== cedar ==
Design ntt_bfu, start of the top module:
module ntt_bfu
(
    input                   clk,
    input                   rstn,
    input  [14-1:0] in1,
    input  [14-1:0] in2,
    input  [14-1:0] gamma,
    input                   op,
    output [14-1:0] out1,
    output [14-1:0] out2
);
bfu_v1 bfu1(.clk(clk), .rstn(rstn), .in1(in1), .in2(in2),
            .gamma(gamma), .op(op), .p('d12289), ._p('d1073729535), .mu('d922759167),
            .out1(out1), .out2(out2));
endmodule
Size: roughly 530 flip-flops, roughly 73 I/O pins, roughly 30,000 um2 of cells after synthesis.
Settings: LEC_CHECK=0, CAP_MARGIN=20, CORE_ASPECT_RATIO=0.56, CORE_MARGIN=2, CORE_UTILIZATION=40, CTS_CLUSTER_SIZE=38, SLEW_MARGIN=20, TNS_END_PERCENT=15; clock period 6.5 ns.
run.sh (not shown) runs the stock make flow with config.mk's settings and CLKGATE_MAP_FILE=.
Layout checks on cedar: not met. Flow itself completed; violations: negative setup slack.
Relative to cedar, the following input files were edited for delta:
- GPL_TIMING_DRIVEN now 1, previously not set
- GPL_ROUTABILITY_DRIVEN now 1, previously not set
- ABC_AREA now 1, previously not set
- CORE_ASPECT_RATIO now 0.55, was 0.56
- CAP_MARGIN now 10, was 20
- CORE_UTILIZATION now 43, was 40
- CELL_PAD_IN_SITES_GLOBAL_PLACEMENT now 2, previously not set
- PLACE_DENSITY_LB_ADDON now 0.17, previously not set
- MIN_ROUTING_LAYER now met2, previously not set
Results
delta completed; timing, DRC and antenna clean. delta vs cedar, fill cell instance count of the final layout went down by 61. STATUS fmax: delta wins against cedar. Total CTS buffers (lower): cedar. [compare] base=cedar new=delta: design area up 500 um2, total instance count after detailed placement up 514, worst setup timing slack at the placement stage up 0.44 ns, final critical-path share of the clock period down 5.1 points. delta has number of antenna repair diodes above what cedar had. Routed wire length sits higher in delta than in cedar. delta ended up with a higher synthesized cell count than cedar did.
## Diff of input files: willow against delta
- CTS_CLUSTER_SIZE now 35, was 38
- CORE_UTILIZATION now 70, was 43
- CAP_MARGIN now 20, was 10
- CORE_ASPECT_RATIO no longer set, was 0.55
- PLACE_DENSITY now 0.6, previously not set
- PLACE_DENSITY_LB_ADDON no longer set, was 0.17
- CELL_PAD_IN_SITES_GLOBAL_PLACEMENT no longer set, was 2
- TNS_END_PERCENT no longer set, was 15
- ABC_AREA no longer set, was 1
- GPL_TIMING_DRIVEN no longer set, was 1
- GPL_ROUTABILITY_DRIVEN no longer set, was 1
- MIN_ROUTING_LAYER no longer set, was met2
- the clock period (ns, I/O delays scaled along) now 5.89, was 6.5
Findings:
- Completing all stages was not enough for willow: its layout failed the final checks because of negative setup slack.
- Startpoint of the most critical setup path = op: willow; startpoint of the most critical setup path = in2[0]: delta
- willow does better than delta on first-iteration DRC count.
- willow vs. delta: register cell area after layout roughly the same; final cell area excluding filler cells higher.
- As of willow, inverter count of the layout excluding clock inverters had fallen by more than a quarter compared to delta.
- Between delta and willow, minimum setup slack in the final design is lower for willow, delta comes in above that.
- Relative to delta, the area after synthesis measured on willow has decreased by a few percent.
- willow: gate count after technology mapping is 18% lower than what delta reported.
- Run comparison: willow highest-delay cell along the critical path o21ai_0; delta highest-delay cell along the critical path fa_2
- On willow: average cell area after synthesis is 1.7 um2 higher than what delta gave.
Modified inputs, sierra compared to willow
- setting SETUP_SLACK_MARGIN to 1.66 for the first time
- removing CTS_CLUSTER_SIZE (formerly 35)
- setting PLACE_DENSITY_LB_ADDON to 0.05 for the first time
- changing CORE_UTILIZATION from 70 to 72
- removing PLACE_DENSITY (formerly 0.6)
- changing the clock period (ns, I/O delays scaled along) from 5.89 to 5.59
## What came out
- In willow the implementation completed, yet the final layout does not meet the checks, the culprit being negative setup slack.
- sierra: aborted in global routing (tool error)
- Die size of sierra falls short of that of willow by a few percent.
- Compare willow and sierra | core footprint lower: sierra
- From willow to sierra the numbers moved as follows: post-CTS setup buffer count went up by 121; post-placement worst setup slack went up by 0.32 ns; cell resize tally after clock tree synthesis went up by 318.
- [compare] base=willow new=sierra: I/O pin count was more or less identical, area reported by Yosys stat was more or less identical.
- Lower x dimension of the die among willow and sierra: sierra
- Vertical die dimension was lower in sierra than in willow.

ntt_bfu again, from the RTL that the note above started with.
Design ntt_bfu, start of the top module:
module ntt_bfu
(
    input                   clk,
    input                   rstn,
    input  [14-1:0] in1,
    input  [14-1:0] in2,
    input  [14-1:0] gamma,
    input                   op,
    output [14-1:0] out1,
    output [14-1:0] out2
);
export LEC_CHECK = 0
export CAP_MARGIN = 40
export CELL_PAD_IN_SITES_DETAIL_PLACEMENT = 0
export CORE_MARGIN = 2
export CORE_UTILIZATION = 57
export CTS_CLUSTER_DIAMETER = 48
export CTS_CLUSTER_SIZE = 56
export GPL_TIMING_DRIVEN = 1
export HOLD_SLACK_MARGIN = -0.05
export MAX_ROUTING_LAYER = met4
export PLACE_DENSITY_LB_ADDON = 0.1
export SETUP_SLACK_MARGIN = 0.68
export SLEW_MARGIN = 20
export TNS_END_PERCENT = 40
create_clock -name core_clock -period 2.38 [get_ports {clk}]
The baseline reached the layout checks and failed them: setup timing.
Change:
--- a/flow/config.mk
+++ b/flow/config.mk
@@ -9,5 +9,5 @@
 export CELL_PAD_IN_SITES_DETAIL_PLACEMENT = 0
 export CORE_MARGIN = 2
-export CORE_UTILIZATION = 57
+export CORE_UTILIZATION = 65
 export CTS_CLUSTER_DIAMETER = 48
 export CTS_CLUSTER_SIZE = 56
@@ -15,6 +15,6 @@
 export HOLD_SLACK_MARGIN = -0.05
 export MAX_ROUTING_LAYER = met4
-export PLACE_DENSITY_LB_ADDON = 0.1
-export SETUP_SLACK_MARGIN = 0.68
+export PLACE_DENSITY_LB_ADDON = 0.0
+export SETUP_SLACK_MARGIN = 0.12
 export SLEW_MARGIN = 20
 export TNS_END_PERCENT = 40
==> flow/constraint.sdc (replaced) <==
create_clock -name core_clock -period 3.5 [get_ports {clk}]
set_input_delay 0.7000 -clock core_clock [delete_from_list [all_inputs] [get_ports {clk}]]
set_output_delay 0.7000 -clock core_clock [all_outputs]
set_load 0.01 [all_outputs]
After rerunning:
- The changed run reached the layout checks and failed them: setup timing
- routed wire length went up by 25%
- utilization increases by 7.7 points
- die area goes down by 12%
- sequential cell count stays the same
Change:
==> flow/config.mk (replaced) <==
export PLATFORM = sky130hd
export DESIGN_NAME = ntt_bfu
export DESIGN_NICKNAME = ntt_bfu
export VERILOG_FILES = /design/flow/design.v
export SDC_FILE = /design/flow/constraint.sdc
export NUM_CORES = 4
export LEC_CHECK = 0
export CAP_MARGIN = 0
export CELL_PAD_IN_SITES_DETAIL_PLACEMENT = 0
export CORE_MARGIN = 2
export CORE_UTILIZATION = 72
export CTS_CLUSTER_DIAMETER = 48
export GPL_TIMING_DRIVEN = 1
export HOLD_SLACK_MARGIN = -0.05
export MAX_ROUTING_LAYER = met4
export PLACE_DENSITY = 0.65
export SETUP_SLACK_MARGIN = 0.62
export SLEW_MARGIN = 20
export TNS_END_PERCENT = 40
==> flow/constraint.sdc (replaced) <==
create_clock -name core_clock -period 5.82 [get_ports {clk}]
set_input_delay 1.1640 -clock core_clock [delete_from_list [all_inputs] [get_ports {clk}]]
set_output_delay 1.1640 -clock core_clock [all_outputs]
set_load 0.01 [all_outputs]
After rerunning: The changed run completed and failed the layout checks on setup timing; count of clock-buffer cells in the layout rises by 12; register-to-register slack is better by 2200 ps; sequential share of layout area increases by 4.2 points; worst setup slack is better by 2000 ps; area after synthesis stays the same; wire length falls by about 22%.
Change:
==> flow/config.mk (replaced) <==
export PLATFORM = sky130hd
export DESIGN_NAME = ntt_bfu
export DESIGN_NICKNAME = ntt_bfu
export VERILOG_FILES = /design/flow/design.v
export SDC_FILE = /design/flow/constraint.sdc
export NUM_CORES = 4
export LEC_CHECK = 0
export CAP_MARGIN = 40
export CELL_PAD_IN_SITES_DETAIL_PLACEMENT = 0
export CORE_MARGIN = 2
export CORE_UTILIZATION = 61
export CTS_CLUSTER_DIAMETER = 48
export CTS_CLUSTER_SIZE = 56
export GPL_TIMING_DRIVEN = 1
export HOLD_SLACK_MARGIN = -0.05
export MAX_ROUTING_LAYER = met4
export PLACE_DENSITY_LB_ADDON = 0.1
export SETUP_SLACK_MARGIN = 0.69
export SLEW_MARGIN = 20
export TNS_END_PERCENT = 40
==> flow/constraint.sdc (replaced) <==
create_clock -name core_clock -period 2.38 [get_ports {clk}]
set_input_delay 0.4760 -clock core_clock [delete_from_list [all_inputs] [get_ports {clk}]]
set_output_delay 0.4760 -clock core_clock [all_outputs]
set_load 0.01 [all_outputs]
Effect: The changed run completed and failed the layout checks on setup timing; final area rises by 17%; clock-buffer cell count falls by 8; area after synthesis does not change; critical path depth falls by 5; non-clock buffer count rises by 538; first-iteration DRC count rises by 35%; setup slack degrades by 3100 ps; utilization falls by 0.55 points.
Change:
==> flow/config.mk (replaced) <==
export PLATFORM = sky130hd
export DESIGN_NAME = ntt_bfu
export DESIGN_NICKNAME = ntt_bfu
export VERILOG_FILES = /design/flow/design.v
export SDC_FILE = /design/flow/constraint.sdc
export NUM_CORES = 4
export LEC_CHECK = 0
export ABC_AREA = 1
export CAP_MARGIN = 5
export CELL_PAD_IN_SITES_DETAIL_PLACEMENT = 0
export CORE_MARGIN = 2
export CORE_UTILIZATION = 72
export CTS_CLUSTER_DIAMETER = 167
export GPL_TIMING_DRIVEN = 1
export HOLD_SLACK_MARGIN = -0.05
export MAX_ROUTING_LAYER = met4
export PLACE_DENSITY = 0.41
export SETUP_SLACK_MARGIN = 1.39
export SLEW_MARGIN = 20
export TNS_END_PERCENT = 75
==> flow/constraint.sdc (replaced) <==
create_clock -name core_clock -period 4.75 [get_ports {clk}]
set_input_delay 0.9500 -clock core_clock [delete_from_list [all_inputs] [get_ports {clk}]]
set_output_delay 0.9500 -clock core_clock [all_outputs]
set_load 0.01 [all_outputs]
This time the run aborted during 5_1_grt (DPL-0038).
Synthesized area increases by 3.4%.
Synthesized cell count rose by 22%.
Die size is lower by 12%.
Change:
==> flow/config.mk (replaced) <==
export PLATFORM = sky130hd
export DESIGN_NAME = ntt_bfu
export DESIGN_NICKNAME = ntt_bfu
export VERILOG_FILES = /design/flow/design.v
export SDC_FILE = /design/flow/constraint.sdc
export NUM_CORES = 4
export LEC_CHECK = 0
export CAP_MARGIN = 20
export CORE_MARGIN = 2
export CORE_UTILIZATION = 72
export CTS_CLUSTER_DIAMETER = 81
export PLACE_DENSITY = 0.4
export SLEW_MARGIN = 20
==> flow/constraint.sdc (replaced) <==
create_clock -name core_clock -period 5.59 [get_ports {clk}]
set_input_delay 1.1180 -clock core_clock [delete_from_list [all_inputs] [get_ports {clk}]]
set_output_delay 1.1180 -clock core_clock [all_outputs]
set_load 0.01 [all_outputs]
Outcome: This time the run completed and failed the layout checks on setup timing; die area shrinks by 3.3%; synthesized cell count came out lower by 18%; synthesized area went down by 3.3%.

job 2496:
ntt_bfu again, from the RTL that the note above started with.
==> flow/config.mk <==
export PLATFORM = sky130hd
export DESIGN_NAME = ntt_bfu
export DESIGN_NICKNAME = ntt_bfu
export VERILOG_FILES = /design/flow/design.v
export SDC_FILE = /design/flow/constraint.sdc
export NUM_CORES = 4
export LEC_CHECK = 0
export CAP_MARGIN = 0
export CELL_PAD_IN_SITES_DETAIL_PLACEMENT = 0
export CORE_MARGIN = 2
export CORE_UTILIZATION = 72
export CTS_CLUSTER_DIAMETER = 96
export GPL_TIMING_DRIVEN = 1
export HOLD_SLACK_MARGIN = -0.05
export MAX_ROUTING_LAYER = met4
export PLACE_DENSITY = 0.65
export SETUP_SLACK_MARGIN = 0.62
export SLEW_MARGIN = 20
export TNS_END_PERCENT = 80
==> flow/constraint.sdc <==
create_clock -name core_clock -period 5.82 [get_ports {clk}]
set_input_delay 1.1640 -clock core_clock [delete_from_list [all_inputs] [get_ports {clk}]]
set_output_delay 1.1640 -clock core_clock [all_outputs]
set_load 0.01 [all_outputs]
Job 2496 finished all stages; however, its layout fails the closing checks, the failures being setup timing.
What job 402 does differently from job 2496 at the input level:
Settings: SETUP_SLACK_MARGIN changed from 0.62 to 0.1; PLACE_DENSITY removed (was 0.65); PLACE_DENSITY_LB_ADDON newly set to 0.0; CORE_UTILIZATION changed from 72 to 70; TNS_END_PERCENT changed from 80 to 40; CAP_MARGIN changed from 0 to 40; CTS_CLUSTER_DIAMETER changed from 96 to 48; CTS_CLUSTER_SIZE newly set to 56; the clock period (ns, I/O delays scaled along) changed from 5.82 to 3.5.
Seen in the log of job 402: GRT-0232 during 5_1_grt, after which the run never completed.
Overall die height went up slightly going from job 2496 to job 402.
Looking at number of buffers added for setup after CTS, job 402 sits above job 2496.
Comparing job 402 against job 2496, there is no change at all in cell count after synthesis.
Setup slack at placement in job 402 vs job 2496: down 1.87 ns
Die boundary width | job 402 above job 2496
> inputs changed (job 402 -> job 3419)
Settings: a deleted CTS_CLUSTER_SIZE that had been 56; a change of CAP_MARGIN from 40 to 0; an added ABC_AREA of 1; a change of MAX_ROUTING_LAYER from met4 to met5; an added CORE_ASPECT_RATIO of 0.87; an added PLACE_DENSITY of 0.65; a deleted PLACE_DENSITY_LB_ADDON that had been 0.0; a change of CORE_UTILIZATION from 70 to 72; a change of SETUP_SLACK_MARGIN from 0.1 to -0.45; a change of the clock period (ns, I/O delays scaled along) from 3.5 to 4.5.
--- outcome ---
None of the runs job 3419 and job 402 ends with a clean layout.
Job 3419 finished all stages; layout check result: FAIL, due to setup timing.
Job 402 failed in 5_1_grt with GRT-0232.
In the flow results for job 3419 and job 402, the summed standard-cell area reported by yosys is larger on job 3419.
Job 3419 vs. job 402: area share of and-or/or-and cells after synthesis went down by 2.5 points.
Between job 3419 and job 402, it is job 3419 whose count of instantiated cells in the yosys netlist is higher, by 597.
Relative to job 402, width of the chip has gone up in job 3419.
Taking job 402 as the reference, in job 3419 cell area after placement dropped about 2.8%, total die area climbed 0.56%, simple-gate area share of the yosys netlist climbed 5.6 points.
For job 7342, these inputs were changed with respect to job 3419:
Settings: removing CTS_CLUSTER_DIAMETER (formerly 48); changing SETUP_SLACK_MARGIN from -0.45 to -0.39; removing CELL_PAD_IN_SITES_DETAIL_PLACEMENT (formerly 0); removing CORE_ASPECT_RATIO (formerly 0.87); removing PLACE_DENSITY (formerly 0.65); removing MAX_ROUTING_LAYER (formerly met5); removing ABC_AREA (formerly 1); removing TNS_END_PERCENT (formerly 40); removing GPL_TIMING_DRIVEN (formerly 1); changing CAP_MARGIN from 0 to 20; removing HOLD_SLACK_MARGIN (formerly -0.05); changing the clock period (ns, I/O delays scaled along) from 4.5 to 5.89.
==> comparison <==
Layout checks on job 7342: not met. Flow itself completed; violations: setup timing.
Job 7342 ended up with out1[7] as its capturing instance or port of the critical path; job 3419 ended up with out2[4].
Run comparison: job 3419 critical path launch point in1[2]; job 7342 critical path launch point op
Job 3419 → job 7342: number of cells produced by synthesis now smaller; die height now larger.

Starting RTL as in the previous note.
// ntt_bfu
module ntt_bfu
(
    input                   clk,
    input                   rstn,
    input  [14-1:0] in1,
    input  [14-1:0] in2,
    input  [14-1:0] gamma,
    input                   op,
    output [14-1:0] out1,
    output [14-1:0] out2
);
bfu_v1 bfu1(.clk(clk), .rstn(rstn), .in1(in1), .in2(in2),
            .gamma(gamma), .op(op), .p('d12289), ._p('d1073729535), .mu('d922759167),
            .out1(out1), .out2(out2));
endmodule
clock: 5.59 ns
lec_check: 0
cap_margin: 0
core_margin: 2
core_utilization: 72
cts_cluster_diameter: 90
place_density: 0.6
slew_margin: 20
The first run completed, yet does not pass: setup timing.
Edit:
CAP_MARGIN = 20   (was 0)
CORE_UTILIZATION = 40   (was 72)
CTS_CLUSTER_DIAMETER = default   (was 90)
clock period = 6.4 ns   (was 5.59 ns; I/O delays follow)
The changed run completed without violations.
Final area falls by about 4%.
Setup slack gains 0.90 ns.
Critical path depth came out lower by 4.
Edit:
CORE_UTILIZATION = 72   (was 40)
CTS_CLUSTER_SIZE = 35   (was default)
HOLD_SLACK_MARGIN = -0.09   (was default)
SETUP_SLACK_MARGIN = 0.85   (was default)
clock period = 5.89 ns   (was 6.4 ns; I/O delays follow)
=>
- The changed run completed and failed the layout checks on setup timing
- non-clock buffer count rises by 142
- design area rises by 4.7%
- worst hold slack is better by 0.032 ns
- wire length rises by 24%
Edit:
ABC_AREA = 1   (was default)
CTS_CLUSTER_SIZE = default   (was 35)
HOLD_SLACK_MARGIN = default   (was -0.09)
SETUP_SLACK_MARGIN = default   (was 0.85)
clock period = 4.26 ns   (was 5.89 ns; I/O delays follow)
Outcome: This time the run never finished: it broke off in global routing. Die area climbs by about 3.4%. Synthesized cell count grows by about 22%. Synthesized area is higher by about 3.4%.
Edit:
CTS_CLUSTER_DIAMETER = 400   (was default)
CTS_CLUSTER_SIZE = 98   (was default)
clock period = 3.56 ns   (was 4.26 ns; I/O delays follow)
What happened: The new run ended with an error in global routing. Die area is unchanged. Synthesized cell count does not change. Area after synthesis is unchanged.
